[flow/run.sh]
#!/bin/bash
# the make line also repeats each setting of config.mk as NAME=value (left out here)
make -C /OpenROAD-flow-scripts/flow DESIGN_CONFIG=/design/flow/config.mk WORK_HOME=/design/flow/orfs CLKGATE_MAP_FILE= finish
[flow/config.mk]
export PLATFORM = sky130hd
export DESIGN_NAME = fir
export DESIGN_NICKNAME = fir
export VERILOG_FILES = /design/flow/design.v
export SDC_FILE = /design/flow/constraint.sdc
export NUM_CORES = 4
export LEC_CHECK = 0
export CAP_MARGIN = 20
export CELL_PAD_IN_SITES_GLOBAL_PLACEMENT = 1
export CORE_ASPECT_RATIO = 1.47
export CORE_MARGIN = 2
export CORE_UTILIZATION = 68
export CTS_CLUSTER_DIAMETER = 272
export CTS_CLUSTER_SIZE = 99
export GPL_ROUTABILITY_DRIVEN = 0
export MIN_ROUTING_LAYER = met1
export PLACE_DENSITY = 0.89
export SETUP_SLACK_MARGIN = -0.97
export SLEW_MARGIN = 20
export TNS_END_PERCENT = 5
[flow/constraint.sdc]
create_clock -name core_clock -period 19.7 [get_ports {clk_100k}]
set_input_delay 3.9400 -clock core_clock [delete_from_list [all_inputs] [get_ports {clk_100k}]]
set_output_delay 3.9400 -clock core_clock [all_outputs]
set_load 0.01 [all_outputs]
[flow/design.v]
`timescale 1ns/1ps
module fir(
	input			clk_100k,
	input			rst_n,
	input 	signed [8:0]	samp_in,
	output 	signed [8:0]	fir_out	
);
wire	signed [15:0]	b[0:20];
reg	signed [8:0]	samp[0:20]; 
wire signed [24:0]	mult[0:20];
wire signed [33:0]	sum;
assign b[0] = 16'h0312;
assign b[1] = 16'h03F8;
assign b[2] = 16'h0694;
assign b[3] = 16'h0AAD;
assign b[4] = 16'h0FE6;
assign b[5] = 16'h15BC;
assign b[6] = 16'h1B9F;
assign b[7] = 16'h20F9;
assign b[8] = 16'h2539;
assign b[9] = 16'h27F6;
assign b[10] = 16'h28E9;
assign b[11] = 16'h27F6;
assign b[12] = 16'h2539;
assign b[13] = 16'h20F9;
assign b[14] = 16'h1B9F;
assign b[15] = 16'h15BC;
assign b[16] = 16'h0FE6;
assign b[17] = 16'h0AAD;
assign b[18] = 16'h0694;
assign b[19] = 16'h03F8;
assign b[20] = 16'h0312;
integer i;
always @(posedge clk_100k or negedge rst_n) begin
	if(!rst_n) begin
		for(i=20;i>=0;i=i-1)begin
			samp[i] <= 0;
		end
	end
	else begin  
		for(i=20;i>0;i=i-1)begin
			samp[i] <= samp[i-1];
		end
		samp[0] <= samp_in;
	end
end
genvar j;
for(j=0;j<=20;j=j+1)begin
	assign mult[j] = $signed(samp[j])*$signed(b[j]);
end
assign sum = mult[0]+mult[1]+mult[2]+mult[3]+mult[4]+mult[5]+mult[6]+mult[7]+mult[8]+mult[9]+mult[10]+mult[11]+mult[12]+mult[13]+mult[14]+mult[15]+mult[16]+mult[17]+mult[18]+mult[19]+mult[20];
assign fir_out = sum[24:16];
endmodule
==> flow_summary.json, run 1 <==
{
  "warnings": 132,
  "crit_family": "adder cells",
  "worstPathMaxFanout": 6,
  "ys_types": 71,
  "clkSlewWorstSetupHoldPaths_ns": 0.09,
  "maxSlewHeadroom": 0.355,
  "reg2reg_to": "samp[20][8]$_DFF_PN0_",
  "ys_async_sr_fraction": 1.00,
  "post-route-util": 0.715,
  "grt_pass1_vias": 38100,
  "drt_iter0_markers": 1813,
  "dr_total_vias": 33600,
  "ys_area_um2": 53600,
  "stdcell_area_um2": 55700,
  "r2r-start": "samp[19][8]$_DFF_PN0_",
  "worstPathRequired_ns": 15.76,
  "worst_r2r_path_depth": 0,
  "top_cell_area_share": 0.414,
  "fa_ha_area_frac": 0.688,
  "ys_seq_elements": 189,
  "grt_util_all_layers": 0.367,
  "ys_sh_simple": 0.0297,
  "ys_cells": 4978,
  "dpl_cell_area_um2": 55100,
  "cts_hold_buffers": 0,
  "max_clock_freq_ghz": 0.0562,
  "finalCriticalPeriod_ns": 17.79,
  "mux_share": 0.00133,
  "crit_path_end": "fir_out[8]",
  "synth_top_cell_by_area": "fa_1",
  "grt_max_degree": 74,
  "grt_antenna_before_repair": 3,
  "cp_num_cells": 40,
  "cap_viol_max_count": 0,
  "setup-tns-final_ns": 0,
  "edf_count": 0,
  "cts_htree_levels": 4,
  "rsz0062_at_grt": "no",
  "floorplan.nets": 7272,
  "syn_inst": 4978,
  "reg2reg_slack_ns": 18.59,
  "startpoint_type": "flip-flop",
  "setup_viol": 0,
  "place_ws_ns": 2.62,
  "clkSinkCount": 189,
  "hold_path_end": "samp[17][4]$_DFF_PN0_",
  "rows": 124,
  "cp.arrival_ns": 13.85,
  "die_width_um": 236,
  "whs_path_depth": 0,
  "ys_sh_xor": 0.0335,
  "yosysSeqAreaShare": 0.0882,
  "io_pins": 20,
  "io_buffers": 19,
  "yosys-top-cells-count": "1579 x inv_1, 1175 x ha_1, 1108 x fa_1, 189 x dfrtp_1, 127 x a21oi_1",
  "finClkSkew_ns": 0.0183,
  "cts_setup_buffers": 0,
  "status": "timing/DRC/antenna clean",
  "ff_type": "dfrtp_1",
  "path_common_cell": "fa_1",
  "chip_area_um2": 81200,
  "most_common_cell": "inv_1",
  "topCombFamilyByArea": "adder cells",
  "fp.dieH_um": 344,
  "finalMaxSlewViolations": 0,
  "vias_per_cell": 5.56,
  "final_cells": 6036,
  "worstHoldStart": "samp[16][4]$_DFF_PN0_",
  "place_inst": 6003,
  "areaGrowthSynthToFinish_pct": 3.88,
  "synthAoiAreaFrac": 0.0482,
  "fin_ws_ns": 1.91,
  "cts_inserted_buffers": 17,
  "worstSkewPairLatency_ns": 0.54,
  "core_area_um2": 77900,
  "wl_per_cell_um": 22.9,
  "topCellsByArea": "fa_1 41%, ha_1 27%, inv_1 11%, dfrtp_1 8.8%, xnor2_1 1.9%",
  "drc": 0,
  "cts_resized": 0,
  "overflow": 0,
  "startpoint": "samp[9][0]$_DFF_PN0_",
  "hold_path.class": "reg -> reg",
  "synth_warnings": 2,
  "postSynthAreaPerCell_um2": 10.8,
  "holdWs_ns": 0.490,
  "postRouteWirelength_um": 138000,
  "dp_hpwl_um": 124000,
  "cp_slowest_cell": "fa_1",
  "drtAntennaViolNets": 0,
  "cts.path.max_buffers": 2,
  "cpPeakStageDelay_ns": 0.72,
  "finalCritPeriodShare": 0.903,
  "synth_area_um2": 53600,
  "fin_nets": 7308,
  "hold_viol": 0,
  "critPathBufInv": 9,
  "worst_setup_path_end_kind": "output port",
  "fp_util": 0.689,
  "grt_pass1_wl_um": 217000,
  "tightest_slew_ns": 0.960,
  "worstSetupPathType": "reg -> out",
  "cts_root_buf": "clkbuf_16",
  "cts_tree": "yes",
  "drt_first_pass_iters": 8
}
area by class of cell:
class	instances	area, um^2
Clock buffer	17	425
Antenna cell	1	2.50
Inverter	1579	5930
Clock inverter	15	205
Multi-Input combinational cell	3204	42900
Timing Repair Buffer	23	225
Sequential cell	189	4730
Fill cell	5866	22200
Tap cell	1008	1260
routing by layer:
layer / GRT usage / wire [um]
met1: 0.417 / 50400
met2: 0.634 / 68400
met3: 0.0607 / 7070
met4: 0.267 / 12200
met5: 0 / 13
==> inputs of run 2 (changes only) <==
CAP_MARGIN = 5   (was 20)
CELL_PAD_IN_SITES_GLOBAL_PLACEMENT = default   (was 1)
CORE_ASPECT_RATIO = default   (was 1.47)
CORE_MARGIN = 9   (was 2)
CORE_UTILIZATION = 21   (was 68)
CTS_CLUSTER_DIAMETER = default   (was 272)
CTS_CLUSTER_SIZE = default   (was 99)
GPL_TIMING_DRIVEN = 0   (was default)
MIN_ROUTING_LAYER = met2   (was met1)
PLACE_DENSITY = default   (was 0.89)
SETUP_SLACK_MARGIN = 2.64   (was -0.97)
TNS_END_PERCENT = default   (was 5)
clock period = 16.0 ns   (was 19.7 ns; I/O delays follow)
==> flow_summary.json, run 2 <==
{
  "status": "timing/DRC/antenna clean",
  "warnings": 135,
  "tightest_slew_ns": 1.03,
  "drt_iter0_markers": 7139,
  "grt_util_all_layers": 0.171,
  "fin_nets": 7387,
  "synth_warnings": 2,
  "fp_util": 0.211,
  "worst_r2r_path_depth": 0,
  "ys_sh_simple": 0.0297,
  "place_ws_ns": -0.656,
  "grt_use_met1": 0,
  "areaGrowthSynthToFinish_pct": 13.5,
  "edf_count": 0,
  "cp.arrival_ns": 12.60,
  "worstSetupPathType": "reg -> out",
  "fp.dieH_um": 523,
  "cts_root_buf": "clkbuf_16",
  "finalMaxSlewViolations": 0,
  "yosysSeqAreaShare": 0.0882,
  "grt_pass1_vias": 57500,
  "reg2reg_slack_ns": 14.77,
  "critPathBufInv": 10,
  "postSynthAreaPerCell_um2": 10.8,
  "drt_first_pass_iters": 10,
  "chip_area_um2": 274000,
  "floorplan.nets": 7272,
  "vias_per_cell": 5.58,
  "worstPathRequired_ns": 12.80,
  "clkSinkCount": 189,
  "reg2reg_to": "samp[11][8]$_DFF_PN0_",
  "ys_cells": 4978,
  "ys_types": 71,
  "cts_inserted_buffers": 17,
  "setup_viol": 0,
  "ff_type": "dfrtp_1",
  "most_common_cell": "inv_1",
  "max_clock_freq_ghz": 0.0633,
  "postRouteWirelength_um": 153000,
  "globalRouteMet2Util": 0.192,
  "die_width_um": 523,
  "grt_pass1_wl_um": 233000,
  "ys_area_um2": 53600,
  "finalCriticalPeriod_ns": 15.80,
  "drc": 0,
  "overflow": 0,
  "worstPathMaxFanout": 4,
  "synthAoiAreaFrac": 0.0482,
  "ys_sh_xor": 0.0335,
  "synth_area_um2": 53600,
  "hold_path_end": "samp[5][1]$_DFF_PN0_",
  "gr-usage-met3": 0.231,
  "yosys-top-cells-count": "1579 x inv_1, 1175 x ha_1, 1108 x fa_1, 189 x dfrtp_1, 127 x a21oi_1",
  "hold_viol": 0,
  "mux_share": 0.00133,
  "ys_seq_elements": 189,
  "fa_ha_area_frac": 0.688,
  "gr-max-usage-layer": "met3",
  "finClkSkew_ns": 0.0208,
  "cp_num_cells": 40,
  "cp_slowest_cell": "fa_2",
  "cts_htree_levels": 4,
  "syn_inst": 4978,
  "cpPeakStageDelay_ns": 0.68,
  "fin_ws_ns": 0.202,
  "finalCritPeriodShare": 0.987,
  "cts.path.max_buffers": 2,
  "whs_path_depth": 0,
  "cap_viol_max_count": 0,
  "clkSlewWorstSetupHoldPaths_ns": 0.09,
  "worst_setup_path_end_kind": "output port",
  "cts_tree": "yes",
  "io_pins": 20,
  "ys_async_sr_fraction": 1.00,
  "fillers": 26900,
  "path_common_cell": "fa_1",
  "core_area_um2": 254000,
  "hold_path.class": "reg -> reg",
  "io_buffers": 19,
  "wl_per_cell_um": 17.9,
  "startpoint_type": "flip-flop",
  "crit_path_end": "fir_out[7]",
  "synth_top_cell_by_area": "fa_1",
  "topCellsByArea": "fa_1 41%, ha_1 27%, inv_1 11%, dfrtp_1 8.8%, xnor2_1 1.9%",
  "grt_max_degree": 72,
  "r2r-start": "samp[10][8]$_DFF_PN0_",
  "maxSlewHeadroom": 0.312,
  "crit_family": "adder cells",
  "dp_hpwl_um": 128000,
  "grt_antenna_before_repair": 16,
  "worstHoldStart": "samp[4][1]$_DFF_PN0_",
  "dr_total_vias": 47500,
  "startpoint": "samp[9][1]$_DFF_PN0_",
  "top_cell_area_share": 0.414,
  "worstSkewPairLatency_ns": 0.56,
  "topCombFamilyByArea": "adder cells",
  "rows": 185,
  "drtAntennaViolNets": 0,
  "rsz0062_at_grt": "yes"
}
## run 2: final cells by class
type | count | area, um^2 | share of cell area
Tap cell | 3366 | 4210 | 0.0692
Buffer | 6 | 42.5 | 0.000699
Inverter | 1579 | 5940 | 0.0976
Multi-Input combinational cell | 3204 | 44300 | 0.728
Timing Repair Buffer | 96 | 893 | 0.0147
Clock inverter | 11 | 148 | 0.00243
Antenna cell | 36 | 90.1 | 0.00148
Sequential cell | 189 | 4790 | 0.0786
Clock buffer | 21 | 460 | 0.00756
## run 2: repair_timing
item / 4_1_cts / 5_1_grt
pin swaps: 171 / 63
setup endpoints to repair: 9 / 9
endpoints found under the hold margin: 0 / 0
cloned: 0 / 0
resized: 256 / 70
hold buffers: 0 / 0
setup buffers: 56 / 19
## run 2: per-layer routing
| layer | vias to the layer above | wire (um) | share of wire |
|---|---|---|---|
| met5 | - | 3900 | 0.026 |
| met4 | 105 | 15600 | 0.10 |
| met3 | 1426 | 60500 | 0.40 |
| met2 | 12700 | 72600 | 0.48 |
| met1 | 17900 | 0 | 0 |
| li1 | 15300 | - | - |
## run 2: stage by stage
| stage | hold slack, ns | area (um^2) | TNS (ns) | cells | util |
|---|---|---|---|---|---|
| after floorplan | 0.403 | 53900 | 0 | 4978 | - |
| after global routing | 0.480 | 60800 | -0.468 | 8494 | 0.239 |
| after CTS | 0.466 | 60400 | 0 | 8453 | 0.238 |
| after global placement | 0.447 | 58300 | -3.02 | 8363 | 0.229 |
| after detailed placement | 0.448 | 58300 | -3.55 | 8365 | 0.229 |
| final | 0.463 | 60900 | 0 | 8508 | 0.240 |
==> inputs of run 3 (changes only) <==
CAP_MARGIN = 15   (was 5)
CELL_PAD_IN_SITES_DETAIL_PLACEMENT = 2   (was default)
CELL_PAD_IN_SITES_GLOBAL_PLACEMENT = 3   (was default)
CORE_ASPECT_RATIO = 1.59   (was default)
CORE_MARGIN = 2   (was 9)
CORE_UTILIZATION = 33   (was 21)
CTS_CLUSTER_DIAMETER = 156   (was default)
CTS_CLUSTER_SIZE = 40   (was default)
GPL_TIMING_DRIVEN = 1   (was 0)
HOLD_SLACK_MARGIN = 0.09   (was default)
MAX_ROUTING_LAYER = met4   (was default)
PLACE_DENSITY_LB_ADDON = 0.17   (was default)
SETUP_SLACK_MARGIN = default   (was 2.64)
TNS_END_PERCENT = 90   (was default)
==> flow_summary.json, run 3 <==
{
  "status": "timing/DRC/antenna clean",
  "cts_hold_buffers": 0,
  "areaGrowthSynthToFinish_pct": 11.2,
  "worstHoldStart": "samp[16][4]$_DFF_PN0_",
  "syn_inst": 4978,
  "synthAoiAreaFrac": 0.0482,
  "fin_nets": 7464,
  "ys_sh_simple": 0.0297,
  "dp_hpwl_um": 177000,
  "topCombFamilyByArea": "adder cells",
  "vias_per_cell": 6.47,
  "cpPeakStageDelay_ns": 0.66,
  "hold_path.class": "reg -> reg",
  "r2r-start": "samp[3][0]$_DFF_PN0_",
  "grt_pass1_vias": 60200,
  "reg2reg_to": "samp[4][0]$_DFF_PN0_",
  "grt_pass1_wl_um": 285000,
  "holdWs_ns": 0.466,
  "postRouteWirelength_um": 199000,
  "overflow": 0,
  "finalCritPeriodShare": 0.983,
  "hold_path_end": "samp[17][4]$_DFF_PN0_",
  "crit_path_end": "fir_out[5]",
  "rows": 186,
  "io_pins": 20,
  "path_common_cell": "fa_1",
  "cts_tree": "yes",
  "dpl_cell_area_um2": 57300,
  "drtAntennaViolNets": 0,
  "place_inst": 7261,
  "setup_viol": 0,
  "synth_warnings": 2,
  "fa_ha_area_frac": 0.688,
  "chip_area_um2": 166000,
  "cts_inserted_buffers": 25,
  "grt_max_degree": 56,
  "yosys-top-cells-count": "1579 x inv_1, 1175 x ha_1, 1108 x fa_1, 189 x dfrtp_1, 127 x a21oi_1",
  "ys_seq_elements": 189,
  "ff_type": "dfrtp_1",
  "postSynthAreaPerCell_um2": 10.8,
  "floorplan.nets": 7272,
  "finalMaxSlewViolations": 0,
  "hold_viol": 0,
  "fp_util": 0.332,
  "drt_first_pass_iters": 8,
  "warnings": 138,
  "ys_async_sr_fraction": 1.00,
  "critPathBufInv": 12,
  "top_cell_area_share": 0.414,
  "worstSetupPathType": "reg -> out",
  "cts_htree_levels": 4,
  "ys_types": 71,
  "rsz0062_at_grt": "yes",
  "drt_iter0_markers": 6629,
  "cp_slowest_cell": "fa_2",
  "finalCriticalPeriod_ns": 15.72,
  "cp.arrival_ns": 12.52,
  "final_cells": 7470,
  "stdcell_area_um2": 59700,
  "worstPathRequired_ns": 12.80,
  "cap_viol_max_count": 0,
  "clkSinkCount": 189,
  "dr_total_vias": 48400,
  "topCellsByArea": "fa_1 41%, ha_1 27%, inv_1 11%, dfrtp_1 8.8%, xnor2_1 1.9%",
  "synth_area_um2": 53600,
  "worstPathMaxFanout": 4,
  "ys_sh_xor": 0.0335,
  "cts.path.max_buffers": 3,
  "max_clock_freq_ghz": 0.0636,
  "grt_util_all_layers": 0.382,
  "reg2reg_slack_ns": 14.56,
  "most_common_cell": "inv_1",
  "mux_share": 0.00133,
  "finClkSkew_ns": 0.0382,
  "io_buffers": 19,
  "whs_path_depth": 0,
  "cts_root_buf": "clkbuf_16",
  "drc": 0,
  "fp.dieH_um": 512,
  "synth_top_cell_by_area": "fa_1",
  "startpoint": "samp[9][2]$_DFF_PN0_",
  "wl_per_cell_um": 26.7,
  "ys_cells": 4978,
  "clkSlewWorstSetupHoldPaths_ns": 0.06,
  "startpoint_type": "flip-flop",
  "worst_r2r_path_depth": 0,
  "tightest_slew_ns": 1.29,
  "edf_count": 0,
  "core_area_um2": 162000,
  "yosysSeqAreaShare": 0.0882,
  "maxSlewHeadroom": 0.138,
  "die_width_um": 324,
  "grt_antenna_before_repair": 25,
  "worstSkewPairLatency_ns": 0.60,
  "cp_num_cells": 44,
  "worst_setup_path_end_kind": "output port",
  "crit_family": "adder cells",
  "ys_area_um2": 53600
}
-- run 3: metrics by stage --
stage,setup TNS (ns),setup WS [ns],utilization
finish,0,0.277,0.369
global route,-0.204,-0.0744,0.369
CTS,-0.0916,-0.0878,0.361
detailed placement,-0.0198,-0.0198,0.355
global placement,0,0.138,0.355
floorplan,0,1.27,-
-- run 3: timing repair --
item | in CTS | in global routing
buffers inserted | 14 | 30
gates resized | 43 | 196
setup endpoints to repair | 9 | 9
pin swaps | 9 | 82
-- run 3: area by class of cell --
class                      count  area [um^2]
timing repair buffer         171         1340
inverter                    1579         5930
multi-input combinational   3204        43900
clock buffer                  30          664
sequential                   189         4760
fill                       17400       102000
antenna                      132          330
clock inverter                 3         42.5
tap                         2162         2710
-- run 3: routing by layer --
layer  global-route usage  part of all wire  vias up  wire (um)
met5                    -                 0        -          0
met4               0.0934             0.091        0      18200
met3                0.390              0.32      995      63800
met2                0.509              0.59    13700     117000
met1                    -                 0    18100          0
li1                     -                 -    15600          -
==> inputs of run 4 (changes only) <==
CAP_MARGIN = 0   (was 15)
CELL_PAD_IN_SITES_DETAIL_PLACEMENT = default   (was 2)
CELL_PAD_IN_SITES_GLOBAL_PLACEMENT = 0   (was 3)
CORE_ASPECT_RATIO = default   (was 1.59)
CORE_MARGIN = 8   (was 2)
CORE_UTILIZATION = 46   (was 33)
CTS_CLUSTER_DIAMETER = default   (was 156)
CTS_CLUSTER_SIZE = 55   (was 40)
GPL_ROUTABILITY_DRIVEN = default   (was 0)
HOLD_SLACK_MARGIN = default   (was 0.09)
MIN_ROUTING_LAYER = default   (was met2)
PLACE_DENSITY_LB_ADDON = 0.02   (was 0.17)
TNS_END_PERCENT = default   (was 90)
clock period = 17.2 ns   (was 16.0 ns; I/O delays follow)
==> flow_summary.json, run 4 <==
{
  "vias_per_cell": 4.91,
  "dr_total_vias": 32200,
  "synth_area_um2": 53600,
  "yosys-top-cells-count": "1579 x inv_1, 1175 x ha_1, 1108 x fa_1, 189 x dfrtp_1, 127 x a21oi_1",
  "rows": 125,
  "postSynthAreaPerCell_um2": 10.8,
  "postRouteWirelength_um": 146000,
  "finClkSkew_ns": 0.0231,
  "synth_warnings": 2,
  "gp_congestion": 0.923,
  "cp_num_cells": 42,
  "setup-tns-final_ns": 0,
  "grt_antenna_before_repair": 8,
  "cts_inserted_buffers": 17,
  "drtAntennaViolNets": 0,
  "cp.arrival_ns": 13.26,
  "edf_count": 0,
  "finalCritPeriodShare": 0.971,
  "grt_max_degree": 80,
  "ys_async_sr_fraction": 1.00,
  "finalMaxSlewViolations": 0,
  "dp_hpwl_um": 134000,
  "worstHoldStart": "samp[16][4]$_DFF_PN0_",
  "warnings": 132,
  "drc": 0,
  "cts_hold_buffers": 0,
  "io_buffers": 19,
  "chip_area_um2": 128000,
  "core_area_um2": 116000,
  "top_cell_area_share": 0.414,
  "ys_sh_xor": 0.0335,
  "overflow": 0,
  "ys_types": 71,
  "finalCriticalPeriod_ns": 16.70,
  "yosysSeqAreaShare": 0.0882,
  "ys_area_um2": 53600,
  "most_common_cell": "inv_1",
  "worst_r2r_path_depth": 0,
  "fa_ha_area_frac": 0.688,
  "cts_root_buf": "clkbuf_16",
  "rsz0062_at_grt": "no",
  "floorplan.nets": 7272,
  "io_pins": 20,
  "worst_setup_path_end_kind": "output port",
  "worstSkewPairLatency_ns": 0.57,
  "startpoint_type": "flip-flop",
  "grt_util_all_layers": 0.246,
  "topCombFamilyByArea": "adder cells",
  "crit_family": "adder cells",
  "ys_seq_elements": 189,
  "max_clock_freq_ghz": 0.0599,
  "cts_tree": "yes",
  "synthAoiAreaFrac": 0.0482,
  "areaGrowthSynthToFinish_pct": 5.14,
  "cap_viol_max_count": 0,
  "post-route-util": 0.487,
  "clkSlewWorstSetupHoldPaths_ns": 0.08,
  "hold_viol": 0,
  "topCellsByArea": "fa_1 41%, ha_1 27%, inv_1 11%, dfrtp_1 8.8%, xnor2_1 1.9%",
  "fp.dieH_um": 357,
  "r2r-start": "samp[10][0]$_DFF_PN0_",
  "clkSinkCount": 189,
  "tightest_slew_ns": 0.836,
  "ys_sh_simple": 0.0297,
  "drt_first_pass_iters": 5,
  "setup_viol": 0,
  "grt_pass1_vias": 35400,
  "worstSetupPathType": "reg -> out",
  "drt_iter0_markers": 1428,
  "worstPathMaxFanout": 6,
  "whs_path_depth": 0,
  "die_width_um": 357,
  "grt_pass1_wl_um": 221000,
  "reg2reg_slack_ns": 16.13,
  "cp_slowest_cell": "fa_2",
  "crit_path_end": "fir_out[8]",
  "ff_type": "dfrtp_1",
  "synth_top_cell_by_area": "fa_1",
  "cts_htree_levels": 4,
  "critPathBufInv": 10,
  "fin_nets": 7318,
  "fp_util": 0.463,
  "worstPathRequired_ns": 13.76,
  "startpoint": "samp[9][0]$_DFF_PN0_",
  "cts.path.max_buffers": 2,
  "ys_cells": 4978,
  "hold_path.class": "reg -> reg",
  "mux_share": 0.00133,
  "status": "timing/DRC/antenna clean",
  "path_common_cell": "fa_1",
  "syn_inst": 4978,
  "maxSlewHeadroom": 0.443,
  "cpPeakStageDelay_ns": 0.68,
  "wl_per_cell_um": 22.3,
  "reg2reg_to": "samp[11][0]$_DFF_PN0_",
  "hold_path_end": "samp[17][4]$_DFF_PN0_"
}
## run 4: cell type report
class,instances,area [um^2]
timing repair buffer,33,300
fill,10900,59500
clock inverter,14,123
inverter,1579,5930
tap,1524,1910
clock buffer,18,439
sequential,189,4730
multi-input combinational,3204,43000
antenna,2,5.00
## run 4: per-stage QoR
step | area (um^2) | hold WS (ns) | cells | setup WS [ns]
final | 56400 | 0.449 | 6563 | 0.504
after global routing | 56400 | 0.463 | 6562 | 0.0520
after CTS | 56300 | 0.451 | 6559 | 0.295
after detailed placement | 55800 | 0.433 | 6527 | 0.969
after global placement | 55800 | 0.426 | 6527 | 1.09
after floorplan | 53600 | 0.403 | 4978 | 2.23
## run 4: layer usage
layer | wire length (um) | track usage
met1 | 67300 | 0.329
met2 | 70500 | 0.402
met3 | 4570 | 0.0253
met4 | 3800 | 0.0620
met5 | 0 | -
## run 4: timing repair
action                     CTS  global route
buffers inserted             0             2
setup endpoints to repair    0             7
gates resized                0             4
==> inputs of run 5 (changes only) <==
CAP_MARGIN = 20   (was 0)
CELL_PAD_IN_SITES_GLOBAL_PLACEMENT = default   (was 0)
CORE_MARGIN = 2   (was 8)
CORE_UTILIZATION = 40   (was 46)
CTS_CLUSTER_SIZE = default   (was 55)
GPL_TIMING_DRIVEN = default   (was 1)
MAX_ROUTING_LAYER = default   (was met4)
PLACE_DENSITY_LB_ADDON = default   (was 0.02)
clock period = 25.2 ns   (was 17.2 ns; I/O delays follow)
==> flow_summary.json, run 5 <==
{
  "edf_count": 0,
  "io_pins": 20,
  "place_inst": 6765,
  "cp_num_cells": 40,
  "worstSetupPathType": "reg -> out",
  "yosysSeqAreaShare": 0.0882,
  "chip_area_um2": 137000,
  "rsz0062_at_grt": "no",
  "cts_root_buf": "clkbuf_16",
  "postRouteWirelength_um": 137000,
  "ys_sh_simple": 0.0297,
  "fin_ws_ns": 6.36,
  "cp.arrival_ns": 13.80,
  "comb_area_um2": 42900,
  "final_cells": 6802,
  "fp.dieH_um": 370,
  "ys_sh_xor": 0.0335,
  "warnings": 132,
  "grt_antenna_before_repair": 10,
  "syn_inst": 4978,
  "worstPathMaxFanout": 6,
  "fp_util": 0.402,
  "synth_top_cell_by_area": "fa_1",
  "fillers": 12700,
  "path_common_cell": "fa_1",
  "synthAoiAreaFrac": 0.0482,
  "holdWs_ns": 0.498,
  "tightest_slew_ns": 0.930,
  "r2r-start": "samp[19][8]$_DFF_PN0_",
  "worstHoldStart": "samp[1][5]$_DFF_PN0_",
  "startpoint": "samp[9][0]$_DFF_PN0_",
  "dpl_cell_area_um2": 56000,
  "cts_resized": 0,
  "drc": 0,
  "clkSlewWorstSetupHoldPaths_ns": 0.09,
  "cts_tree": "yes",
  "hold_path_end": "samp[2][5]$_DFF_PN0_",
  "dr_total_vias": 32700,
  "fin_nets": 7310,
  "setup-tns-final_ns": 0,
  "ys_cells": 4978,
  "ys_types": 71,
  "overflow": 0,
  "floorplan.nets": 7272,
  "finClkSkew_ns": 0.0223,
  "maxSlewHeadroom": 0.380,
  "ys_async_sr_fraction": 1.00,
  "grt_util_all_layers": 0.214,
  "wl_per_cell_um": 20.2,
  "grt_max_degree": 74,
  "dp_hpwl_um": 125000,
  "die_width_um": 370,
  "reg2reg_slack_ns": 24.03,
  "cp_slowest_cell": "fa_1",
  "cts_setup_buffers": 0,
  "areaGrowthSynthToFinish_pct": 5.67,
  "mux_share": 0.00133,
  "cts_hold_buffers": 0,
  "finalCritPeriodShare": 0.748,
  "topCombFamilyByArea": "adder cells",
  "clkSinkCount": 189,
  "worstPathRequired_ns": 20.16,
  "crit_path_end": "fir_out[4]",
  "cpPeakStageDelay_ns": 0.72,
  "startpoint_type": "flip-flop",
  "cts_htree_levels": 4,
  "postSynthAreaPerCell_um2": 10.8,
  "stdcell_area_um2": 56700,
  "yosys-top-cells-count": "1579 x inv_1, 1175 x ha_1, 1108 x fa_1, 189 x dfrtp_1, 127 x a21oi_1",
  "fa_ha_area_frac": 0.688,
  "place_ws_ns": 6.91,
  "worstSkewPairLatency_ns": 0.54,
  "synth_area_um2": 53600,
  "gp_congestion": 0.940,
  "max_clock_freq_ghz": 0.0531,
  "reg2reg_to": "samp[20][8]$_DFF_PN0_",
  "drtAntennaViolNets": 0,
  "topCellsByArea": "fa_1 41%, ha_1 27%, inv_1 11%, dfrtp_1 8.8%, xnor2_1 1.9%",
  "finalMaxSlewViolations": 0,
  "most_common_cell": "inv_1",
  "grt_pass1_wl_um": 216000,
  "synth_warnings": 2,
  "critPathBufInv": 9,
  "ys_area_um2": 53600,
  "setup_viol": 0,
  "status": "timing/DRC/antenna clean",
  "crit_family": "adder cells",
  "cts.path.max_buffers": 2,
  "post-route-util": 0.425,
  "drt_first_pass_iters": 5,
  "worst_r2r_path_depth": 0,
  "io_buffers": 19,
  "cap_viol_max_count": 0,
  "vias_per_cell": 4.81,
  "cts_inserted_buffers": 17,
  "grt_pass1_vias": 36500,
  "whs_path_depth": 0,
  "core_area_um2": 133000,
  "finalCriticalPeriod_ns": 18.84,
  "rows": 134,
  "ys_seq_elements": 189,
  "ff_type": "dfrtp_1",
  "hold_viol": 0,
  "regArea_um2": 4730,
  "drt_iter0_markers": 1754,
  "top_cell_area_share": 0.414,
  "worst_setup_path_end_kind": "output port",
  "hold_path.class": "reg -> reg"
}
-- run 5: metal layers --
layer / vias to the layer above / part of all wire / global-route usage / wire length [um]
li1: 15300 / - / - / -
met1: 16800 / 0.44 / 0.285 / 60500
met2: 566 / 0.47 / 0.347 / 64500
met3: 114 / 0.063 / 0.0508 / 8670
met4: 2 / 0.028 / 0.0602 / 3850
met5: - / 0.00012 / 0 / 16
-- run 5: cell type report --
class,instances,share of cell area
well taps,1768,0.0390
clock buffers,17,0.00751
diodes,5,0.000221
inverters,1579,0.105
repair buffers,25,0.00424
flip-flops and latches,189,0.0835
clock inverters,15,0.00318
multi-input cells,3204,0.758
==> inputs of run 6 (changes only) <==
ABC_AREA = 1   (was default)
CELL_PAD_IN_SITES_GLOBAL_PLACEMENT = 0   (was default)
CORE_ASPECT_RATIO = 1.47   (was default)
CORE_UTILIZATION = 72   (was 40)
CTS_CLUSTER_SIZE = 43   (was default)
GPL_ROUTABILITY_DRIVEN = 1   (was default)
MIN_ROUTING_LAYER = met1   (was default)
PLACE_DENSITY_LB_ADDON = 0.25   (was default)
SETUP_SLACK_MARGIN = -0.34   (was default)
clock period = 15.5 ns   (was 25.2 ns; I/O delays follow)
==> flow_summary.json, run 6 <==
{
  "clkSinkCount": 189,
  "io_buffers": 19,
  "gp_congestion": 1.01,
  "worst_setup_path_end_kind": "output port",
  "cts_inserted_buffers": 17,
  "finClkSkew_ns": 0.0176,
  "drt_iter0_markers": 1954,
  "dr_total_vias": 36700,
  "fp_util": 0.727,
  "grt_util_all_layers": 0.423,
  "cap_viol_max_count": 0,
  "drtAntennaViolNets": 0,
  "most_common_cell": "inv_1",
  "rows": 122,
  "clkSlewWorstSetupHoldPaths_ns": 0.09,
  "hold_path.class": "reg -> reg",
  "fp.dieH_um": 338,
  "topCombFamilyByArea": "adder cells",
  "hold_viol": 0,
  "synth_warnings": 2,
  "holdWs_ns": 0.473,
  "reg2reg_to": "samp[11][1]$_DFF_PN0_",
  "ys_async_sr_fraction": 1.00,
  "post-route-util": 0.764,
  "grt_pass1_vias": 41700,
  "worstPathMaxFanout": 5,
  "cts_htree_levels": 4,
  "floorplan.nets": 7683,
  "worstHoldStart": "samp[16][4]$_DFF_PN0_",
  "finalCriticalPeriod_ns": 15.55,
  "ys_sh_xor": 0.0314,
  "fillers": 5249,
  "stdcell_area_um2": 57400,
  "areaGrowthSynthToFinish_pct": 5.19,
  "grt_pass1_wl_um": 236000,
  "io_pins": 20,
  "finalCritPeriodShare": 1.00,
  "drt_first_pass_iters": 6,
  "check.faults": "negative setup slack",
  "crit_path_end": "fir_out[3]",
  "worst_r2r_path_depth": 0,
  "path_common_cell": "fa_1",
  "die_width_um": 231,
  "chip_area_um2": 78100,
  "core_area_um2": 75100,
  "ys_cells": 5389,
  "grt_antenna_before_repair": 2,
  "startpoint": "samp[16][5]$_DFF_PN0_",
  "dp_hpwl_um": 139000,
  "status": "failed layout checks",
  "synth_area_um2": 54600,
  "synth_top_cell_by_area": "fa_1",
  "fin_ws_ns": -0.0481,
  "max_clock_freq_ghz": 0.0643,
  "warnings": 133,
  "postSynthAreaPerCell_um2": 10.1,
  "rsz0062_at_grt": "yes",
  "topCellsByArea": "fa_1 41%, ha_1 27%, inv_1 12%, dfrtp_1 8.7%, nand2_1 2.3%",
  "worstSkewPairLatency_ns": 0.55,
  "mux_share": 0,
  "cts_hold_buffers": 0,
  "postRouteWirelength_um": 155000,
  "overflow": 0,
  "place_ws_ns": 0.0744,
  "cts.path.max_buffers": 2,
  "whs_path_depth": 0,
  "reg2reg_slack_ns": 14.42,
  "fa_ha_area_frac": 0.676,
  "syn_inst": 5389,
  "vias_per_cell": 5.66,
  "crit_family": "adder cells",
  "tightest_slew_ns": 0.910,
  "yosys-top-cells-count": "1746 x inv_1, 1175 x ha_1, 1108 x fa_1, 336 x nand2_1, 196 x a21oi_1",
  "worstPathRequired_ns": 12.40,
  "setup-tns-final_ns": -0.0901,
  "ys_types": 51,
  "cp.arrival_ns": 12.45,
  "drc": 0,
  "critPathBufInv": 11,
  "cts_tree": "yes",
  "cp_slowest_cell": "fa_1",
  "startpoint_type": "flip-flop",
  "hold_path_end": "samp[17][4]$_DFF_PN0_",
  "worstSetupPathType": "reg -> out",
  "yosysSeqAreaShare": 0.0867,
  "synthAoiAreaFrac": 0.0376,
  "grt_max_degree": 68,
  "fin_nets": 7782,
  "ys_area_um2": 54600,
  "r2r-start": "samp[10][1]$_DFF_PN0_",
  "edf_count": 0,
  "cp_num_cells": 40,
  "setup_viol": 2,
  "maxSlewHeadroom": 0.394,
  "top_cell_area_share": 0.406,
  "ys_sh_simple": 0.0476,
  "final_cells": 6494,
  "cpPeakStageDelay_ns": 0.57,
  "place_inst": 6451,
  "cts_root_buf": "clkbuf_16",
  "ys_seq_elements": 189,
  "finalMaxSlewViolations": 0,
  "ff_type": "dfrtp_1",
  "dpl_cell_area_um2": 56400,
  "wl_per_cell_um": 23.8
}
run 6: what timing repair did:
item	4_1_cts	5_1_grt
setup endpoints to repair	5	9
resized	11	83
setup buffers	0	10
pin swaps	2	21
run 6: layout make-up:
type	instances	area [um^2]	area share
Sequential cell	189	4750	0.0827
Clock inverter	14	148	0.00257
Inverter	1752	6590	0.115
Timing Repair Buffer	83	679	0.0118
Tap cell	992	1240	0.0216
Antenna cell	1	2.50	0.0000436
Multi-Input combinational cell	3445	43600	0.759
Clock buffer	18	429	0.00748
run 6: routing by layer:
metal	GRT usage	wire, um	up-vias
li1	-	-	16300
met1	0.448	51400	18500
met2	0.725	77000	1293
met3	0.0652	8290	598
met4	0.391	18100	0
met5	0	0	-
==> inputs of run 7 (changes only) <==
CAP_MARGIN = 15   (was 20)
CELL_PAD_IN_SITES_GLOBAL_PLACEMENT = default   (was 0)
CORE_ASPECT_RATIO = 0.84   (was 1.47)
CTS_CLUSTER_DIAMETER = 226   (was default)
CTS_CLUSTER_SIZE = 74   (was 43)
GPL_ROUTABILITY_DRIVEN = default   (was 1)
MAX_ROUTING_LAYER = met4   (was default)
MIN_ROUTING_LAYER = default   (was met1)
PLACE_DENSITY_LB_ADDON = 0.2   (was 0.25)
SETUP_SLACK_MARGIN = 2.7   (was -0.34)
TNS_END_PERCENT = 5   (was default)
clock period = 9.29 ns   (was 15.5 ns; I/O delays follow)
==> flow_summary.json, run 7 <==
{
  "status": "failed layout checks",
  "check.faults": "negative setup slack",
  "postRouteWirelength_um": 181000,
  "r2r-start": "samp[14][0]$_DFF_PN0_",
  "most_common_cell": "inv_1",
  "crit_family": "adder cells",
  "synth_warnings": 2,
  "fa_ha_area_frac": 0.676,
  "drc": 0,
  "ys_sh_simple": 0.0476,
  "vias_per_cell": 5.78,
  "cts_inserted_buffers": 17,
  "die_width_um": 304,
  "cts_hold_buffers": 0,
  "rows": 92,
  "io_pins": 20,
  "grt_max_degree": 88,
  "setup-tns-final_ns": -42.41,
  "crit_path_end": "fir_out[8]",
  "maxSlewHeadroom": 0.409,
  "whs_path_depth": 0,
  "mux_share": 0,
  "cp.arrival_ns": 12.39,
  "areaGrowthSynthToFinish_pct": 19.4,
  "tightest_slew_ns": 0.886,
  "startpoint": "samp[9][2]$_DFF_PN0_",
  "cpPeakStageDelay_ns": 0.66,
  "ys_types": 51,
  "topCombFamilyByArea": "adder cells",
  "startpoint_type": "flip-flop",
  "cts_htree_levels": 4,
  "yosysSeqAreaShare": 0.0867,
  "worst_setup_path_end_kind": "output port",
  "ys_sh_xor": 0.0314,
  "fp_util": 0.727,
  "top_cell_area_share": 0.406,
  "hold_path.class": "reg -> reg",
  "ff_type": "dfrtp_1",
  "worst_r2r_path_depth": 2,
  "worstSkewPairLatency_ns": 0.56,
  "clkSinkCount": 189,
  "clkSlewWorstSetupHoldPaths_ns": 0.10,
  "drt_iter0_markers": 3981,
  "grt_pass1_vias": 47000,
  "synthAoiAreaFrac": 0.0376,
  "ys_cells": 5389,
  "cp_num_cells": 43,
  "setup_viol": 9,
  "fp.dieH_um": 256,
  "finalCritPeriodShare": 1.53,
  "path_common_cell": "fa_1",
  "fin_nets": 8700,
  "drt_first_pass_iters": 7,
  "warnings": 135,
  "rsz0062_at_grt": "yes",
  "hold_path_end": "samp[10][3]$_DFF_PN0_",
  "worstHoldStart": "samp[9][3]$_DFF_PN0_",
  "ys_async_sr_fraction": 1.00,
  "grt_util_all_layers": 0.480,
  "fin_ws_ns": -4.96,
  "reg2reg_slack_ns": 8.33,
  "cts_tree": "yes",
  "dp_hpwl_um": 150000,
  "dr_total_vias": 42900,
  "synth_area_um2": 54600,
  "floorplan.nets": 7683,
  "cap_viol_max_count": 0,
  "synth_top_cell_by_area": "fa_1",
  "core_area_um2": 75100,
  "reg2reg_to": "samp[15][0]$_DFF_PN0_",
  "finalMaxSlewViolations": 0,
  "finClkSkew_ns": 0.0281,
  "topCellsByArea": "fa_1 41%, ha_1 27%, inv_1 12%, dfrtp_1 8.7%, nand2_1 2.3%",
  "place_ws_ns": -4.60,
  "grt_pass1_wl_um": 268000,
  "worstPathRequired_ns": 7.43,
  "finalCriticalPeriod_ns": 14.25,
  "ys_seq_elements": 189,
  "cts.path.max_buffers": 2,
  "syn_inst": 5389,
  "chip_area_um2": 78000,
  "wl_per_cell_um": 24.4,
  "stdcell_area_um2": 65200,
  "grt_antenna_before_repair": 6,
  "edf_count": 0,
  "worstPathMaxFanout": 4,
  "dpl_cell_area_um2": 63500,
  "yosys-top-cells-count": "1746 x inv_1, 1175 x ha_1, 1108 x fa_1, 336 x nand2_1, 196 x a21oi_1",
  "ys_area_um2": 54600,
  "overflow": 0,
  "post-route-util": 0.868,
  "cts_root_buf": "clkbuf_16",
  "cp_slowest_cell": "fa_2",
  "critPathBufInv": 12,
  "hold_viol": 0,
  "io_buffers": 19,
  "gp_congestion": 1.03,
  "worstSetupPathType": "reg -> out",
  "max_clock_freq_ghz": 0.0702,
  "drtAntennaViolNets": 0,
  "postSynthAreaPerCell_um2": 10.1
}
## run 7: metrics by stage
| stage | cells | hold WS (ns) |
|---|---|---|
| final | 7413 | 0.480 |
| after global routing | 7413 | 0.479 |
| after CTS | 7390 | 0.504 |
| after detailed placement | 7355 | 0.482 |
| after global placement | 7355 | 0.461 |
| after floorplan | 5389 | 0.403 |
## run 7: cell type report
type,instances,area [um^2]
Fill cell,3766,9880
Inverter,1752,6580
Antenna cell,7,17.5
Clock buffer,18,439
Timing Repair Buffer,1001,7570
Sequential cell,189,4740
Clock inverter,14,164
Tap cell,987,1230
Multi-Input combinational cell,3445,44400
## run 7: layer usage
layer | up-vias | track usage | wire [um]
met1 | 21100 | 0.588 | 65700
met5 | - | - | 0
li1 | 18200 | - | -
met4 | 0 | 0.282 | 14700
met2 | 2603 | 0.728 | 80900
met3 | 924 | 0.119 | 19800
## run 7: timing repair
item                                    CTS  global route
endpoints found under the setup margin    9             9
pin swaps                                23           118
cloned                                    0             0
setup buffers                             3            16
resized                                  71           161
==> inputs of run 8 (changes only) <==
ABC_AREA = default   (was 1)
CORE_ASPECT_RATIO = 0.81   (was 0.84)
CORE_UTILIZATION = 40   (was 72)
CTS_CLUSTER_DIAMETER = 156   (was 226)
CTS_CLUSTER_SIZE = 40   (was 74)
GPL_ROUTABILITY_DRIVEN = 0   (was default)
GPL_TIMING_DRIVEN = 1   (was default)
PLACE_DENSITY_LB_ADDON = 0.17   (was 0.2)
SETUP_SLACK_MARGIN = default   (was 2.7)
TNS_END_PERCENT = 90   (was 5)
clock period = 16.0 ns   (was 9.29 ns; I/O delays follow)
==> flow_summary.json, run 8 <==
{
  "cts_tree": "yes",
  "worstSkewPairLatency_ns": 0.55,
  "cts_htree_levels": 4,
  "synth_warnings": 2,
  "synth_top_cell_by_area": "fa_1",
  "fin_ws_ns": 0.313,
  "worstPathMaxFanout": 4,
  "worstHoldStart": "samp[16][4]$_DFF_PN0_",
  "path_common_cell": "fa_1",
  "warnings": 133,
  "cp_num_cells": 42,
  "setup-tns-final_ns": 0,
  "place_inst": 6810,
  "postSynthAreaPerCell_um2": 10.8,
  "worst_setup_path_end_kind": "output port",
  "drt_first_pass_iters": 7,
  "chip_area_um2": 137000,
  "finalCritPeriodShare": 0.980,
  "clkSlewWorstSetupHoldPaths_ns": 0.07,
  "rsz0062_at_grt": "yes",
  "overflow": 0,
  "tightest_slew_ns": 0.892,
  "dpl_cell_area_um2": 56400,
  "cp_slowest_cell": "fa_2",
  "postRouteWirelength_um": 145000,
  "crit_family": "adder cells",
  "synthAoiAreaFrac": 0.0482,
  "edf_count": 0,
  "r2r-start": "samp[10][1]$_DFF_PN0_",
  "core_area_um2": 133000,
  "syn_inst": 4978,
  "vias_per_cell": 4.81,
  "finalCriticalPeriod_ns": 15.69,
  "yosys-top-cells-count": "1579 x inv_1, 1175 x ha_1, 1108 x fa_1, 189 x dfrtp_1, 127 x a21oi_1",
  "maxSlewHeadroom": 0.405,
  "dr_total_vias": 33100,
  "ff_type": "dfrtp_1",
  "hold_path_end": "samp[17][4]$_DFF_PN0_",
  "ys_area_um2": 53600,
  "cts.path.max_buffers": 2,
  "place_ws_ns": -0.108,
  "top_cell_area_share": 0.414,
  "clkSinkCount": 189,
  "max_clock_freq_ghz": 0.0637,
  "grt_pass1_wl_um": 224000,
  "worstPathRequired_ns": 12.80,
  "fin_nets": 7390,
  "worst_r2r_path_depth": 0,
  "grt_max_degree": 85,
  "mux_share": 0.00133,
  "rows": 120,
  "reg2reg_to": "samp[11][1]$_DFF_PN0_",
  "floorplan.nets": 7272,
  "stdcell_area_um2": 58000,
  "whs_path_depth": 0,
  "grt_util_all_layers": 0.229,
  "io_pins": 20,
  "synth_area_um2": 53600,
  "grt_pass1_vias": 36300,
  "grt_antenna_before_repair": 9,
  "io_buffers": 19,
  "cp.arrival_ns": 12.49,
  "status": "timing/DRC/antenna clean",
  "cpPeakStageDelay_ns": 0.67,
  "yosysSeqAreaShare": 0.0882,
  "wl_per_cell_um": 21.0,
  "fp_util": 0.405,
  "hold_path.class": "reg -> reg",
  "cap_viol_max_count": 0,
  "final_cells": 6877,
  "setup_viol": 0,
  "areaGrowthSynthToFinish_pct": 8.11,
  "critPathBufInv": 12,
  "worstSetupPathType": "reg -> out",
  "ys_sh_xor": 0.0335,
  "cts_root_buf": "clkbuf_16",
  "topCellsByArea": "fa_1 41%, ha_1 27%, inv_1 11%, dfrtp_1 8.8%, xnor2_1 1.9%",
  "fp.dieH_um": 334,
  "dp_hpwl_um": 131000,
  "finalMaxSlewViolations": 0,
  "ys_types": 71,
  "fa_ha_area_frac": 0.688,
  "crit_path_end": "fir_out[7]",
  "startpoint": "samp[9][0]$_DFF_PN0_",
  "hold_viol": 0,
  "ys_seq_elements": 189,
  "die_width_um": 411,
  "drt_iter0_markers": 1960,
  "topCombFamilyByArea": "adder cells",
  "cts_inserted_buffers": 17,
  "finClkSkew_ns": 0.0198,
  "most_common_cell": "inv_1",
  "drtAntennaViolNets": 0,
  "ys_sh_simple": 0.0297,
  "drc": 0,
  "reg2reg_slack_ns": 14.89,
  "startpoint_type": "flip-flop",
  "ys_cells": 4978,
  "ys_async_sr_fraction": 1.00
}
## run 8: routing by layer
metal  part of all wire  GRT usage  vias up
met5                  0          -        -
met4              0.012     0.0309        0
li1                   -          -    15400
met3              0.065     0.0440       61
met2               0.44      0.335      630
met1               0.49      0.336    17000
## run 8: per-stage QoR
| step | util | hold WS, ns |
|---|---|---|
| floorplan | - | 0.403 |
| global placement | 0.425 | 0.432 |
| detailed placement | 0.425 | 0.437 |
| CTS | 0.433 | 0.454 |
| global route | 0.437 | 0.484 |
| finish | 0.437 | 0.456 |
## run 8: what timing repair did
item / in CTS / in global routing
hold buffers: 0 / 0
pin swaps: 28 / 86
endpoints found under the setup margin: 9 / 9
gates resized: 69 / 104
endpoints found under the hold margin: 0 / 0
buffers inserted: 19 / 18
## run 8: area by class of cell
cell class	count	area, um^2
fill	12700	74600
multi-input combinational	3204	43700
inverter	1579	5940
sequential	189	4750
tap	1769	2210
timing repair buffer	105	853
clock buffer	20	467
clock inverter	9	87.6
antenna	2	5.00
==> inputs of run 9 (changes only) <==
ABC_AREA = 1   (was default)
CAP_MARGIN = 20   (was 15)
CELL_PAD_IN_SITES_GLOBAL_PLACEMENT = 0   (was default)
CORE_ASPECT_RATIO = 1.47   (was 0.81)
CORE_UTILIZATION = 70   (was 40)
CTS_CLUSTER_DIAMETER = default   (was 156)
CTS_CLUSTER_SIZE = 43   (was 40)
GPL_ROUTABILITY_DRIVEN = 1   (was 0)
GPL_TIMING_DRIVEN = default   (was 1)
MAX_ROUTING_LAYER = default   (was met4)
MIN_ROUTING_LAYER = met1   (was default)
PLACE_DENSITY = 0.62   (was default)
PLACE_DENSITY_LB_ADDON = default   (was 0.17)
SETUP_SLACK_MARGIN = 4.55   (was default)
TNS_END_PERCENT = default   (was 90)
clock period = 15.5 ns   (was 16.0 ns; I/O delays follow)
==> flow_summary.json, run 9 <==
{
  "reg2reg_to": "samp[11][3]$_DFF_PN0_",
  "finalCriticalPeriod_ns": 15.00,
  "status": "timing/DRC/antenna clean",
  "grt_util_all_layers": 0.418,
  "fp_util": 0.705,
  "floorplan.nets": 7683,
  "fin_nets": 7811,
  "fillers": 5379,
  "worst_setup_path_end_kind": "output port",
  "topCombFamilyByArea": "adder cells",
  "worst_r2r_path_depth": 0,
  "hold_viol": 0,
  "top_cell_area_share": 0.406,
  "core_area_um2": 77400,
  "grt_pass1_vias": 41400,
  "synth_area_um2": 54600,
  "syn_inst": 5389,
  "startpoint": "samp[9][1]$_DFF_PN0_",
  "cp_slowest_cell": "fa_2",
  "cts_hold_buffers": 0,
  "drt_first_pass_iters": 7,
  "finalCritPeriodShare": 0.968,
  "dr_total_vias": 36900,
  "ys_async_sr_fraction": 1.00,
  "worstPathRequired_ns": 12.40,
  "most_common_cell": "inv_1",
  "worstPathMaxFanout": 5,
  "grt_antenna_before_repair": 12,
  "drt_iter0_markers": 2081,
  "warnings": 137,
  "cp.arrival_ns": 11.90,
  "ys_seq_elements": 189,
  "wl_per_cell_um": 24.1,
  "postSynthAreaPerCell_um2": 10.1,
  "fa_ha_area_frac": 0.676,
  "postRouteWirelength_um": 158000,
  "synth_warnings": 2,
  "ys_cells": 5389,
  "cts_tree": "yes",
  "worstHoldStart": "samp[4][4]$_DFF_PN0_",
  "tightest_slew_ns": 0.885,
  "startpoint_type": "flip-flop",
  "maxSlewHeadroom": 0.410,
  "io_buffers": 19,
  "die_width_um": 234,
  "max_clock_freq_ghz": 0.0667,
  "chip_area_um2": 80300,
  "worstSkewPairLatency_ns": 0.55,
  "synth_top_cell_by_area": "fa_1",
  "drc": 0,
  "fp.dieH_um": 343,
  "crit_path_end": "fir_out[7]",
  "synthAoiAreaFrac": 0.0376,
  "io_pins": 20,
  "drtAntennaViolNets": 0,
  "rows": 124,
  "clkSinkCount": 189,
  "ys_area_um2": 54600,
  "clkSlewWorstSetupHoldPaths_ns": 0.10,
  "mux_share": 0,
  "cts.path.max_buffers": 2,
  "worstSetupPathType": "reg -> out",
  "reg2reg_slack_ns": 14.35,
  "hold_path.class": "reg -> reg",
  "setup-tns-final_ns": 0,
  "cts_root_buf": "clkbuf_16",
  "finClkSkew_ns": 0.0174,
  "cpPeakStageDelay_ns": 0.63,
  "edf_count": 0,
  "hold_path_end": "samp[5][4]$_DFF_PN0_",
  "grt_max_degree": 86,
  "finalMaxSlewViolations": 0,
  "cap_viol_max_count": 0,
  "cp_num_cells": 38,
  "cts_inserted_buffers": 17,
  "ys_types": 51,
  "rsz0062_at_grt": "yes",
  "r2r-start": "samp[10][3]$_DFF_PN0_",
  "setup_viol": 0,
  "ys_sh_simple": 0.0476,
  "grt_pass1_wl_um": 238000,
  "topCellsByArea": "fa_1 41%, ha_1 27%, inv_1 12%, dfrtp_1 8.7%, nand2_1 2.3%",
  "yosysSeqAreaShare": 0.0867,
  "path_common_cell": "fa_1",
  "crit_family": "adder cells",
  "cts_htree_levels": 4,
  "ys_sh_xor": 0.0314,
  "dp_hpwl_um": 140000,
  "overflow": 0,
  "areaGrowthSynthToFinish_pct": 8.00,
  "gp_congestion": 1.01,
  "whs_path_depth": 0,
  "critPathBufInv": 11,
  "ff_type": "dfrtp_1",
  "vias_per_cell": 5.63,
  "yosys-top-cells-count": "1746 x inv_1, 1175 x ha_1, 1108 x fa_1, 336 x nand2_1, 196 x a21oi_1"
}
## run 9: area by class of cell
cell class                 instances  area [um^2]  area share
multi-input combinational       3445        44800       0.760
inverter                        1752         6580       0.112
sequential                       189         4790      0.0813
tap                             1008         1260      0.0214
timing repair buffer             112          906      0.0154
clock buffer                      18          439     0.00745
clock inverter                    14          145     0.00246
antenna                            4         10.0    0.000170
## run 9: layer usage
metal / routed length [um] / up-vias / share of wire / global-route usage
met5: 38 / - / 0.00024 / 0
met4: 18500 / 6 / 0.12 / 0.387
met3: 8720 / 598 / 0.055 / 0.0682
met2: 78000 / 1225 / 0.49 / 0.705
met1: 52300 / 18600 / 0.33 / 0.446
li1: - / 16400 / - / -
## run 9: metrics by stage
step / hold slack [ns] / cell area (um^2) / std cells / utilization / setup WS (ns)
3_3_place_gp: 0.469 / 56700 / 6440 / 0.733 / 0.419
4_1_cts: 0.465 / 58400 / 6514 / 0.755 / 0.540
3_5_place_dp: 0.464 / 56700 / 6440 / 0.733 / 0.384
2_1_floorplan: 0.403 / 55100 / 5389 / - / 1.84
6_report: 0.446 / 58900 / 6542 / 0.761 / 0.497
5_1_grt: 0.458 / 58900 / 6538 / 0.761 / 0.186
## run 9: timing repair
| action | 4_1_cts | 5_1_grt |
|---|---|---|
| pin swaps | 84 | 58 |
| setup endpoints to repair | 9 | 9 |
| setup buffers | 42 | 24 |
| resized | 218 | 93 |
==> inputs of run 10 (changes only) <==
ABC_AREA = default   (was 1)
CAP_MARGIN = 5   (was 20)
CELL_PAD_IN_SITES_GLOBAL_PLACEMENT = default   (was 0)
CORE_ASPECT_RATIO = default   (was 1.47)
CORE_MARGIN = 3   (was 2)
CORE_UTILIZATION = 29   (was 70)
CTS_CLUSTER_SIZE = default   (was 43)
GPL_ROUTABILITY_DRIVEN = 0   (was 1)
GPL_TIMING_DRIVEN = 0   (was default)
MAX_ROUTING_LAYER = met4   (was default)
MIN_ROUTING_LAYER = met2   (was met1)
PLACE_DENSITY = default   (was 0.62)
SETUP_SLACK_MARGIN = 1.01   (was 4.55)
SLEW_MARGIN = 5   (was 20)
clock period = 16.0 ns   (was 15.5 ns; I/O delays follow)
==> flow_summary.json, run 10 <==
{
  "drt_iter0_markers": 8026,
  "synth_warnings": 2,
  "worstPathRequired_ns": 12.80,
  "warnings": 134,
  "grt_util_all_layers": 0.258,
  "finalMaxSlewViolations": 0,
  "grt_antenna_before_repair": 18,
  "cpPeakStageDelay_ns": 0.69,
  "hold_viol": 0,
  "yosys-top-cells-count": "1579 x inv_1, 1175 x ha_1, 1108 x fa_1, 189 x dfrtp_1, 127 x a21oi_1",
  "cts_htree_levels": 4,
  "hold_path_end": "samp[2][5]$_DFF_PN0_",
  "r2r-start": "samp[3][1]$_DFF_PN0_",
  "fp_util": 0.292,
  "top_cell_area_share": 0.414,
  "wl_per_cell_um": 20.0,
  "finalCritPeriodShare": 1.02,
  "synthAoiAreaFrac": 0.0482,
  "drt_first_pass_iters": 13,
  "synth_top_cell_by_area": "fa_1",
  "postSynthAreaPerCell_um2": 10.8,
  "io_buffers": 19,
  "reg2reg_to": "samp[4][1]$_DFF_PN0_",
  "worstPathMaxFanout": 4,
  "fin_ws_ns": -0.281,
  "rsz0062_at_grt": "yes",
  "areaGrowthSynthToFinish_pct": 10.2,
  "status": "failed layout checks",
  "cap_viol_max_count": 0,
  "edf_count": 0,
  "overflow": 0,
  "die_width_um": 436,
  "synth_area_um2": 53600,
  "core_area_um2": 183000,
  "cts_root_buf": "clkbuf_16",
  "chip_area_um2": 190000,
  "crit_path_end": "fir_out[6]",
  "startpoint_type": "flip-flop",
  "fin_nets": 7365,
  "cp_num_cells": 42,
  "ys_async_sr_fraction": 1.00,
  "setup_viol": 7,
  "yosysSeqAreaShare": 0.0882,
  "ys_sh_simple": 0.0297,
  "dpl_cell_area_um2": 57000,
  "ys_types": 71,
  "postRouteWirelength_um": 153000,
  "dp_hpwl_um": 125000,
  "cts_inserted_buffers": 17,
  "cp.arrival_ns": 13.08,
  "finalCriticalPeriod_ns": 16.28,
  "grt_pass1_wl_um": 231000,
  "cts_tree": "yes",
  "clkSlewWorstSetupHoldPaths_ns": 0.10,
  "io_pins": 20,
  "grt_max_degree": 80,
  "floorplan.nets": 7272,
  "hold_path.class": "reg -> reg",
  "crit_family": "adder cells",
  "critPathBufInv": 12,
  "whs_path_depth": 0,
  "topCombFamilyByArea": "adder cells",
  "vias_per_cell": 6.20,
  "worstSkewPairLatency_ns": 0.56,
  "path_common_cell": "fa_1",
  "worst_r2r_path_depth": 0,
  "dr_total_vias": 47400,
  "mux_share": 0.00133,
  "check.faults": "negative setup slack",
  "max_clock_freq_ghz": 0.0614,
  "worstSetupPathType": "reg -> out",
  "startpoint": "samp[9][0]$_DFF_PN0_",
  "grt_pass1_vias": 55900,
  "place_ws_ns": -1.12,
  "ys_cells": 4978,
  "cts_hold_buffers": 0,
  "ys_area_um2": 53600,
  "maxSlewHeadroom": 0.216,
  "holdWs_ns": 0.477,
  "drtAntennaViolNets": 0,
  "worst_setup_path_end_kind": "output port",
  "most_common_cell": "inv_1",
  "ys_sh_xor": 0.0335,
  "cp_slowest_cell": "fa_2",
  "clkSinkCount": 189,
  "topCellsByArea": "fa_1 41%, ha_1 27%, inv_1 11%, dfrtp_1 8.8%, xnor2_1 1.9%",
  "fa_ha_area_frac": 0.688,
  "reg2reg_slack_ns": 14.65,
  "syn_inst": 4978,
  "worstHoldStart": "samp[1][5]$_DFF_PN0_",
  "cts.path.max_buffers": 2,
  "drc": 0,
  "stdcell_area_um2": 59100,
  "ys_seq_elements": 189,
  "tightest_slew_ns": 1.18,
  "rows": 157,
  "fp.dieH_um": 436,
  "ff_type": "dfrtp_1",
  "finClkSkew_ns": 0.0273
}
run 10: layout make-up:
cell class	count	area [um^2]
fillers	18700	124000
multi-input cells	3204	43700
inverters	1579	5930
flip-flops and latches	189	4780
well taps	2464	3080
repair buffers	74	651
clock buffers	17	425
diodes	95	238
clock inverters	15	190
plain buffers	6	40.0
run 10: timing repair:
action / 4_1_cts / 5_1_grt
endpoints found under the setup margin: 9 / 9
pin swaps: 90 / 44
buffers inserted: 45 / 8
resized: 194 / 37
run 10: per-layer routing:
metal / global-route usage / part of all wire / vias up
met5: - / 0 / -
met2: 0.287 / 0.48 / 12700
met3: 0.344 / 0.42 / 1398
met1: - / 0 / 17900
met4: 0.0587 / 0.10 / 0
li1: - / - / 15400
run 10: metrics by stage:
step | cells | util | setup TNS, ns
2_1_floorplan | 4978 | - | 0
3_3_place_gp | 7461 | 0.310 | -6.28
3_5_place_dp | 7463 | 0.310 | -6.90
4_1_cts | 7540 | 0.320 | 0
5_1_grt | 7624 | 0.322 | -2.90
6_report | 7643 | 0.322 | -1.18
